==> wip/raven <==
==> flow/design.v (excerpt) <==
module breakout(
    input  clk,
    input  rst,
    input  rota,
    input  rotb,
    input  de,
    output red,
    output green,
    output blue,
    output hsync,
    output vsync
    );
wire [9:0] xpos;
wire [9:0] ypos;
signal_generator signal_generator_inst(clk, rst, hsync, vsync, xpos, ypos);
game game_inst(clk, rst, xpos, ypos, ~rota, ~rotb, ~de, red, green, blue);
endmodule
export LEC_CHECK = 0
export ABC_AREA = 0
export CAP_MARGIN = 20
export CORE_MARGIN = 2
export CORE_UTILIZATION = 31
export CTS_CLUSTER_DIAMETER = 99
export GPL_ROUTABILITY_DRIVEN = 1
export GPL_TIMING_DRIVEN = 1
export PLACE_DENSITY = 0.5
export SETUP_SLACK_MARGIN = 1.39
export SLEW_MARGIN = 25
create_clock -name core_clock -period 18.1 [get_ports {clk}]
run.sh (not shown) runs the stock make flow with config.mk's settings and CLKGATE_MAP_FILE=.
==> wip/juniper (differences from wip/raven) <==
CORE_UTILIZATION = 71   (was 31)
CTS_CLUSTER_DIAMETER = 256   (was 99)
CTS_CLUSTER_SIZE = 54   (was default)
PLACE_DENSITY = default   (was 0.5)
PLACE_DENSITY_LB_ADDON = 0.25   (was default)
==> flow/constraint.sdc (replaced) <==
create_clock -name core_clock -period 11.2 [get_ports {clk}]
set_input_delay 2.2400 -clock core_clock [delete_from_list [all_inputs] [get_ports {clk}]]
set_output_delay 2.2400 -clock core_clock [all_outputs]
set_load 0.01 [all_outputs]
==> wip/harbor (differences from wip/raven) <==
CORE_UTILIZATION = 72   (was 31)
PLACE_DENSITY = default   (was 0.5)
PLACE_DENSITY_LB_ADDON = 0.0   (was default)
SETUP_SLACK_MARGIN = 1.98   (was 1.39)
==> flow/constraint.sdc (replaced) <==
create_clock -name core_clock -period 7.37 [get_ports {clk}]
set_input_delay 1.4740 -clock core_clock [delete_from_list [all_inputs] [get_ports {clk}]]
set_output_delay 1.4740 -clock core_clock [all_outputs]
set_load 0.01 [all_outputs]
==> comparison table <==
| metric | wip/harbor | wip/juniper | wip/raven |
|---|---|---|---|
| Number of well taps | 188 | 188 | 461 |
| Crit path DRT | 5.90 ns | 8.96 ns | 14.48 ns |
| Total global routing track utilization | 0.366 | 0.355 | 0.173 |
| Number of design-rule violations left by the first detailed-router iteration | 1071 | 1000 | 696 |
| Post-CTS Resized | 31 | 0 | 0 |
| Combinational cell fraction of total power | 0.058 | 0.058 | 0.060 |
| Utilization of the core after routing | 0.806 | 0.782 | 0.345 |
| Setup repair after global routing missed its margin | true | false | false |
| DIE AREA | 16400 um^2 | 16600 um^2 | 37200 um^2 |
| Worst Clk Skew | 0.0132 ns | 0.0187 ns | 0.0126 ns |
| Met3 usage | 0.0764 | 0.0632 | 0.0316 |
| Row count | 45 | 45 | 69 |
| Power per Cell Area | 173 nW/um^2 | 115 nW/um^2 | 68.3 nW/um^2 |
| Routing usage on met2 | 0.597 | 0.575 | 0.273 |
| Multi-input gate area in the final layout | 7070 um^2 | 6920 um^2 | 6940 um^2 |
| Post-DP HPWL | 20000 um | 19900 um | 21800 um |
| Critical path startpoint | game_inst.paddlePosition[3] | game_inst.paddlePosition[4] | game_inst.paddlePosition[4] |
| Reg2Reg Capture Point | game_inst.ballX[9] | game_inst.Ybounce | game_inst.Ybounce |
| Smallest setup slack after layout | 2.01 ns | 3.89 ns | 9.25 ns |
| Placement Setup Slack | 1.44 ns | 4.50 ns | 9.83 ns |
| Cell Int Power | 1.57 mW | 998 uW | 612 uW |
| Fraction of standard cell area that is sequential | 0.309 | 0.313 | 0.305 |
| Leakage component of the power | 4.48 nW | 4.41 nW | 4.39 nW |
| Outcome | timing/DRC/antenna clean | timing/DRC/antenna clean | timing/DRC/antenna clean |
| Relative max-transition margin | 0.301 | 0.268 | 0.272 |
| Signal arrival time at the worst endpoint | 3.89 ns | 5.07 ns | 5.23 ns |


==> inputs of run F <==
Starting RTL as in the previous note.
clock: 40.0 ns
lec_check: 0
cap_margin: 20
core_aspect_ratio: 1.99
core_margin: 2
core_utilization: 40
cts_cluster_diameter: 86
cts_cluster_size: 48
slew_margin: 35
==> inputs of run A, as changes to run F <==
- CAP_MARGIN: 20 -> 35
- CELL_PAD_IN_SITES_DETAIL_PLACEMENT: not set -> 2
- CELL_PAD_IN_SITES_GLOBAL_PLACEMENT: not set -> 3
- CORE_ASPECT_RATIO: 1.99 -> 0.89
- CORE_MARGIN: 2 -> 3
- CORE_UTILIZATION: 40 -> 18
- CTS_CLUSTER_DIAMETER: 86 -> not set
- CTS_CLUSTER_SIZE: 48 -> not set
- MIN_ROUTING_LAYER: not set -> met2
- PLACE_DENSITY_LB_ADDON: not set -> 0.26
- SLEW_MARGIN: 35 -> 5
- TNS_END_PERCENT: not set -> 30
==> results <==
Run F passed the timing, DRC and antenna checks. Run A went through all stages and came out clean.
Of run F and run A, run A has the higher final area (gap about 5.5%, measured against run A).
Synthesized cell count is the same in run F and run A.
Of run A and run F, run A has the higher final cell count (gap about 27%, measured against run F).
Worst hold slack: run A is higher than run F (0.0042 ns).
Of run A and run F, run F has the higher global-route usage (gap 1.9 points).
Die area: run F is lower than run A (about 55%).
==> figures <==
item                                                                                      run A                            run F
Detailed placer's ending HPWL                                                         30,400 um                        24,000 um
Portion of total power attributed to sequential cells                                     45.2%                            48.4%
Net switching share of the total power                                                    26.1%                            24.3%
Global routing met1 resource utilization                                                     0%                            21.9%
Number of cells in the finished layout apart from fillers                                 2,115                            1,665
Worst clock skew                                                                      0.0135 ns                        0.0103 ns
Tap cell count                                                                              783                              348
Power in the clock group                                                               0.201 mW                         0.177 mW
Min-Delay Endpoint                                         game_inst.brick_alive10$_SDFFE_PP1P_  game_inst.counter[0]$_SDFF_PP0_
Non-clk buf share                                                                         2.53%                            1.64%
Number of buffer and inverter stages on the critical path                                     2                                1
Result of the run                                                      timing/DRC/antenna clean         timing/DRC/antenna clean
Starting Density                                                                          18.2%                            40.8%
Filler Cell Count                                                                         6,979                            2,746


==> job 641 <==
Starting RTL as in the previous note.
Settings: LEC_CHECK=0, ABC_AREA=0, CAP_MARGIN=20, CORE_MARGIN=2, CORE_UTILIZATION=58, CTS_CLUSTER_DIAMETER=400, CTS_CLUSTER_SIZE=96, GPL_ROUTABILITY_DRIVEN=1, GPL_TIMING_DRIVEN=1, PLACE_DENSITY=0.5, SETUP_SLACK_MARGIN=1.39, SLEW_MARGIN=25; clock period 18.1 ns.
==> job 931 (differences from job 641) <==
CORE_UTILIZATION = 71   (was 58)
CTS_CLUSTER_DIAMETER = 256   (was 400)
CTS_CLUSTER_SIZE = 64   (was 96)
MAX_ROUTING_LAYER = met4   (was unset)
PLACE_DENSITY = unset   (was 0.5)
PLACE_DENSITY_LB_ADDON = 0.25   (was unset)
==> flow/constraint.sdc (replaced) <==
create_clock -name core_clock -period 8.98 [get_ports {clk}]
set_input_delay 1.7960 -clock core_clock [delete_from_list [all_inputs] [get_ports {clk}]]
set_output_delay 1.7960 -clock core_clock [all_outputs]
set_load 0.01 [all_outputs]
==> job 1457 (differences from job 641) <==
ABC_AREA = 1   (was 0)
CORE_UTILIZATION = 72   (was 58)
CTS_CLUSTER_DIAMETER = 99   (was 400)
CTS_CLUSTER_SIZE = 16   (was 96)
PLACE_DENSITY = unset   (was 0.5)
PLACE_DENSITY_LB_ADDON = 0.19   (was unset)
SETUP_SLACK_MARGIN = 1.98   (was 1.39)
==> flow/constraint.sdc (replaced) <==
create_clock -name core_clock -period 7.37 [get_ports {clk}]
set_input_delay 1.4740 -clock core_clock [delete_from_list [all_inputs] [get_ports {clk}]]
set_output_delay 1.4740 -clock core_clock [all_outputs]
set_load 0.01 [all_outputs]
==> job 1616 (differences from job 641) <==
ABC_AREA = unset   (was 0)
CORE_UTILIZATION = 40   (was 58)
CTS_CLUSTER_DIAMETER = unset   (was 400)
CTS_CLUSTER_SIZE = unset   (was 96)
GPL_ROUTABILITY_DRIVEN = unset   (was 1)
GPL_TIMING_DRIVEN = unset   (was 1)
PLACE_DENSITY = unset   (was 0.5)
SETUP_SLACK_MARGIN = unset   (was 1.39)
SLEW_MARGIN = 20   (was 25)
==> flow/constraint.sdc (replaced) <==
create_clock -name core_clock -period 13.3 [get_ports {clk}]
set_input_delay 2.6600 -clock core_clock [delete_from_list [all_inputs] [get_ports {clk}]]
set_output_delay 2.6600 -clock core_clock [all_outputs]
set_load 0.01 [all_outputs]
==> results <==
Job 641 finished with timing, DRC and antenna clean. Job 931 went through all stages and came out clean. Job 1457 completed without violations. Job 1616 finished with timing, DRC and antenna clean.
The lowest final cell count belongs to job 931, the highest to job 1457.
Wire length: job 931 is smaller than job 1616 (4.0%).
Via count, highest first: job 1457, job 931, job 641, job 1616.
Of job 1457 and job 641, job 1457 has the higher critical path depth (gap 1).
Worst hold slack, lowest first: job 641, job 931, job 1457, job 1616.
In job 641 the global-route usage is lower than in job 931, by 5.9 points.
The highest combinational power belongs to job 1457, the lowest to job 641.
Clock power: job 641 < job 1616 < job 931 < job 1457.
Sequential cell count is the same in job 1457 and job 1616.
The highest die area belongs to job 1616, the lowest to job 931.
In job 1616 the sequential power is lower than in job 1457, by 44%.
==> figures <==
|  | job 931 | job 641 | job 1616 | job 1457 |
|---|---|---|---|---|
| Post-synthesis cell type with the largest instance count | sky130_fd_sc_hd__dfxtp_1 | sky130_fd_sc_hd__dfxtp_1 | sky130_fd_sc_hd__dfxtp_1 | sky130_fd_sc_hd__nand2_1 |
| CP startpoint | game_inst.paddlePosition[2] | game_inst.paddlePosition[4] | game_inst.paddlePosition[4] | game_inst.a[2] |
| Worst slew slack as a fraction of its limit | 35.3% | 34.2% | 29.4% | 27.0% |
| Met2 WL | 13000 um | 13400 um | 13400 um | 15600 um |
| Maximum number of pins on one net before global-route repair | 95 | 95 | 95 | 80 |
| Final hold slack | 470 ps | 468 ps | 472 ps | 472 ps |
| Floorplan Utilization | 72.8% | 59.1% | 40.9% | 72.9% |
| Total instance count after detailed placement | 1473 | 1522 | 1626 | 2034 |
| Count of warning messages emitted by the tools | 37 | 39 | 37 | 38 |
| Number of combinational gates with multiple inputs | 1019 | 1019 | 1019 | 1403 |
| Max rail drop VDD | 0.159 mV | 0.0616 mV | 0.0783 mV | 0.207 mV |
| Run status | timing/DRC/antenna clean | timing/DRC/antenna clean | timing/DRC/antenna clean | timing/DRC/antenna clean |
| Simple-Gate Area Share | 20.9% | 20.9% | 20.9% | 33.3% |
| Ao+oa area frac | 21.5% | 21.5% | 21.5% | 13.4% |
| Routed length per placed instance | 18.6 um | 19.0 um | 17.6 um | 16.2 um |
| First drt pass iteration count | 6 | 5 | 5 | 6 |
| Clock slew seen by the registers of the worst setup and hold paths | 70 ps | 80 ps | 80 ps | 80 ps |
| Post-Route M1 WL | 12000 um | 14000 um | 14100 um | 13900 um |
| Insertion delay of the later-clocked pin in the worst-skew pair | 440 ps | 450 ps | 440 ps | 460 ps |
| Power drawn by the sequential cells | 0.833 mW | 0.413 mW | 0.562 mW | 1.01 mW |
| Post-synthesis instance area | 11100 um2 | 11100 um2 | 11100 um2 | 12500 um2 |
| Data arrival time of the critical path | 5000 ps | 4910 ps | 5080 ps | 3750 ps |
| Post-Syn Instances | 1324 | 1324 | 1324 | 1843 |
Power figures rest on the tool's default switching activity, not on a simulated workload.
